== v44 ==
// axi4_dut
module axi4_dut 
   (
    input wire ACLK,
    input wire ARESETn,
    input wire [4-1:0] MEM_AWID,
    input wire [32-1:0] MEM_AWADDR,
    input wire [8-1:0] MEM_AWLEN,
    input wire [3-1:0] MEM_AWSIZE,
    input wire [2-1:0] MEM_AWBURST,
    input wire [1-1:0] MEM_AWLOCK,
    input wire [4-1:0] MEM_AWCACHE,
    input wire [3-1:0] MEM_AWPROT,
    input wire [4-1:0] MEM_AWQOS,
    input wire MEM_AWVALID,
    output wire MEM_AWREADY,
    input wire [32-1:0] MEM_WDATA,
    input wire [(32/8)-1:0] MEM_WSTRB,
    input wire MEM_WLAST,
    input wire MEM_WVALID,
    output wire MEM_WREADY,
    output wire [4-1:0] MEM_BID,
    output wire [2-1:0] MEM_BRESP,
    output wire MEM_BVALID,
    input wire MEM_BREADY,
    input wire [4-1:0] MEM_ARID,
    input wire [32-1:0] MEM_ARADDR,
    input wire [8-1:0] MEM_ARLEN,
    input wire [3-1:0] MEM_ARSIZE,
    input wire [2-1:0] MEM_ARBURST,
    input wire [1-1:0] MEM_ARLOCK,
    input wire [4-1:0] MEM_ARCACHE,
    input wire [3-1:0] MEM_ARPROT,
    input wire [4-1:0] MEM_ARQOS,
    input wire MEM_ARVALID,
    output wire MEM_ARREADY,
    output wire [4-1:0] MEM_RID,
    output wire [32-1:0] MEM_RDATA,
    output wire [2-1:0] MEM_RRESP,
    output wire MEM_RLAST,
    output wire MEM_RVALID,
    input wire MEM_RREADY
);
For scale: about 7,200 cells after synthesis, roughly 3,400 flip-flops, roughly 0.13 mm^2 of cells after synthesis.
Settings: LEC_CHECK=0, CAP_MARGIN=20, CORE_MARGIN=2, CORE_UTILIZATION=40, PLACE_DENSITY=0.6, SLEW_MARGIN=20; clock period 7.93 ns.
run.sh (not shown) runs the stock make flow with config.mk's settings and CLKGATE_MAP_FILE=.
v44 completed every stage of the flow, and the final layout passed the timing, design-rule and antenna checks.
The following lists how v16 was set up differently from v44:
Settings: PLACE_DENSITY: 0.6 -> unset; CORE_UTILIZATION: 40 -> 70; SETUP_SLACK_MARGIN: unset -> 1.0; the clock period (ns, I/O delays scaled along): 7.93 -> 4.15.
Notes after the runs:
A power group with the highest consumption of combinational logic is what v16 shows, while registers belongs to v44.
From v16 to v44, register bit count reported by yosys did not move at all.
v16 reports its last element of the critical path as r_fifo.mem[1][29] while v44 reports r_fifo.mem[7][15].
Kind of path behind the tightest hold check: input pin to async pin -> v16, flip-flop to flip-flop -> v44
In the reports for v44 and v16, the smaller multi-input combinational area share belongs to v44.
What the final checks of v16 revealed, after a flow that finished every stage, was a layout that fails on negative setup slack.
Going from v44 to v16, fmax has increased; area taken by flip-flops and latches has remained practically unchanged.
Here is what was changed in the inputs of v22 compared with v16.
Settings: CORE_UTILIZATION now 64, was 70; SETUP_SLACK_MARGIN no longer set, was 1.0; PLACE_DENSITY now 0.6, previously not set; ABC_AREA now 1, previously not set; TNS_END_PERCENT now 10, previously not set; the clock period (ns, I/O delays scaled along) now 7.56, was 4.15.
### Flow results
- v22 ended with every stage complete and zero timing, DRC or antenna violations.
- Compared with v16, v22 shows initial core utilization lower by 5.9 points.
- v22: logic share of the area 2.6 points above v16
- Diff v16 -> v22 | total length of routed met3 wires | up slightly
- Summary — number of placed instances, taps included, v22 relative to v16: higher, by 5,813.
- Against v16, setup slack on the worst flop-to-flop path in v22 came out better.
- The destination of the critical timing path comes out MEM_WREADY in one run and r_fifo.mem[1][29] in the other, namely in v22 and v16 respectively.
- v22 ends up with higher pin count of the biggest net entering global routing than v16 does.
- The power reported for v22 is smaller than that of v16 by 46%.
- Compared to v16, v22 has antenna cell count 4 lower.
For v18, these inputs were changed with respect to v22:
Settings: a deleted TNS_END_PERCENT that had been 10; a deleted ABC_AREA that had been 1; a change of CORE_UTILIZATION from 64 to 67; a deleted PLACE_DENSITY that had been 0.6; a change of the clock period (ns, I/O delays scaled along) from 7.56 to 6.75.
Results
- Sequential power | v18 above v22
- The core of v18 is more densely filled than that of v22.
- [v18] combinational share of power fell 6.8 points relative to v22
- [compare] base=v22 new=v18: first-pass GRT wire length decreased 110 mm; final routed wirelength across all metal layers moved down.
- The overall die height in v18 sits 27 um below the value recorded for v22.
Edits applied to the flow inputs when going from v18 to v13:
Settings: setting SETUP_SLACK_MARGIN to 1.36 for the first time; setting CTS_CLUSTER_SIZE to 29 for the first time; setting PLACE_DENSITY to 0.6 for the first time; changing CORE_UTILIZATION from 67 to 70; changing the clock period (ns, I/O delays scaled along) from 6.75 to 5.32.
- v13 reached the final stage; the timing, design-rule and antenna checks on its layout passed.
- v18 closes out successfully: all stages finished, all timing, DRC and antenna checks passed.
- [compare] base=v18 new=v13: number of distinct standard cells referenced by the synthesized netlist neither gained nor lost much; die area lost 0.0086 mm^2; worst setup slack picked up an extra 0.33 ns.
- v13 vs v18, biggest power consumer among the groups: combinational logic vs registers
### v13 -> v31
Settings: a deleted SETUP_SLACK_MARGIN that had been 1.36; a change of CORE_UTILIZATION from 70 to 40; a deleted CTS_CLUSTER_SIZE that had been 29; a change of the clock period (ns, I/O delays scaled along) from 5.32 to 10.0.
Findings:
Per the final summary, v31 finished and its layout is clean on timing, DRC and antenna. Comparing max-slew headroom at the worst pin for v31 and v13, the bigger number came from v13. Row fraction of area in clock buffers and inverters: v31 higher / v13 lower. v31 — clock power about 44% lower, v13 as reference. Looking at v31 and v13, the chip area from the yosys synthesis statistics is a wash. [compare] base=v13 new=v31: core utilization of the finished layout decreased 37 points, worst setup slack rose 2.22 ns, detailed-route wire length now sits lower, average detailed-routed wire length per instance shows a reduction of 19%.

* * *

axi4_dut again, from the RTL that the note above started with.
export LEC_CHECK = 0
export CAP_MARGIN = 20
export CORE_MARGIN = 9
export CORE_UTILIZATION = 40
export CTS_CLUSTER_SIZE = 88
export MAX_ROUTING_LAYER = met4
export MIN_ROUTING_LAYER = met2
export PLACE_DENSITY_LB_ADDON = 0.16
export SETUP_SLACK_MARGIN = 1.39
export SLEW_MARGIN = 20
create_clock -name core_clock -period 10.0 [get_ports {ACLK}]
The starting point finished clean.
Change:
CORE_MARGIN = 2   (was 9)
CORE_UTILIZATION = 72   (was 40)
CTS_CLUSTER_DIAMETER = 28   (was default)
CTS_CLUSTER_SIZE = default   (was 88)
MAX_ROUTING_LAYER = default   (was met4)
MIN_ROUTING_LAYER = default   (was met2)
PLACE_DENSITY_LB_ADDON = default   (was 0.16)
SETUP_SLACK_MARGIN = 0.51   (was 1.39)
clock period = 4.25 ns   (was 10.0 ns; I/O delays follow)
With this change the flow finished with capacitance limit, slew limit, setup timing left. Sequential share of layout area went down by 4.5 points. Synthesized cell count is unchanged. Global-route usage went up by 19 points. Area after synthesis does not change. Routed wire length went up by 32%. Maximum frequency went up by 29%. First-iteration DRC count went up by 10%.
Change:
ABC_AREA = 1   (was default)
CTS_CLUSTER_DIAMETER = 348   (was 28)
PLACE_DENSITY = 0.6   (was default)
SETUP_SLACK_MARGIN = default   (was 0.51)
clock period = 3.94 ns   (was 4.25 ns; I/O delays follow)
With this change the flow completed, yet does not pass: hold timing, setup timing.
Clock power went down by 36%.
Area after synthesis went up by 7.4%.
Wire length went down by 9.2%.
Total power went down by 3.2%.
Core utilization went down by 6.0 points.
Change:
ABC_AREA = default   (was 1)
CORE_UTILIZATION = 65   (was 72)
CTS_CLUSTER_DIAMETER = default   (was 348)
PLACE_DENSITY = default   (was 0.6)
clock period = 4.25 ns   (was 3.94 ns; I/O delays follow)
With this change the flow finished with setup timing left. Sequential share of layout area rises by 3.7 points. First-iteration DRC count falls by 56%. Global-route usage falls by 10 points. Setup slack gets better by 19 ps. Power falls by 18%. Synthesized area falls by 6.9%. Final area falls by 6.0%. Flip-flop count stays the same. Die size rises by 3.1%.
Change:
CORE_UTILIZATION = 40   (was 65)
PLACE_DENSITY = 0.6   (was default)
clock period = 6.84 ns   (was 4.25 ns; I/O delays follow)
The changed run completed without violations.
Utilization went down by 30 points.
Worst setup slack improved by 1000 ps.
Sequential power went down by well over a third.
Register-to-register slack improved by 1200 ps.
Power and IR drop assume default switching activity.
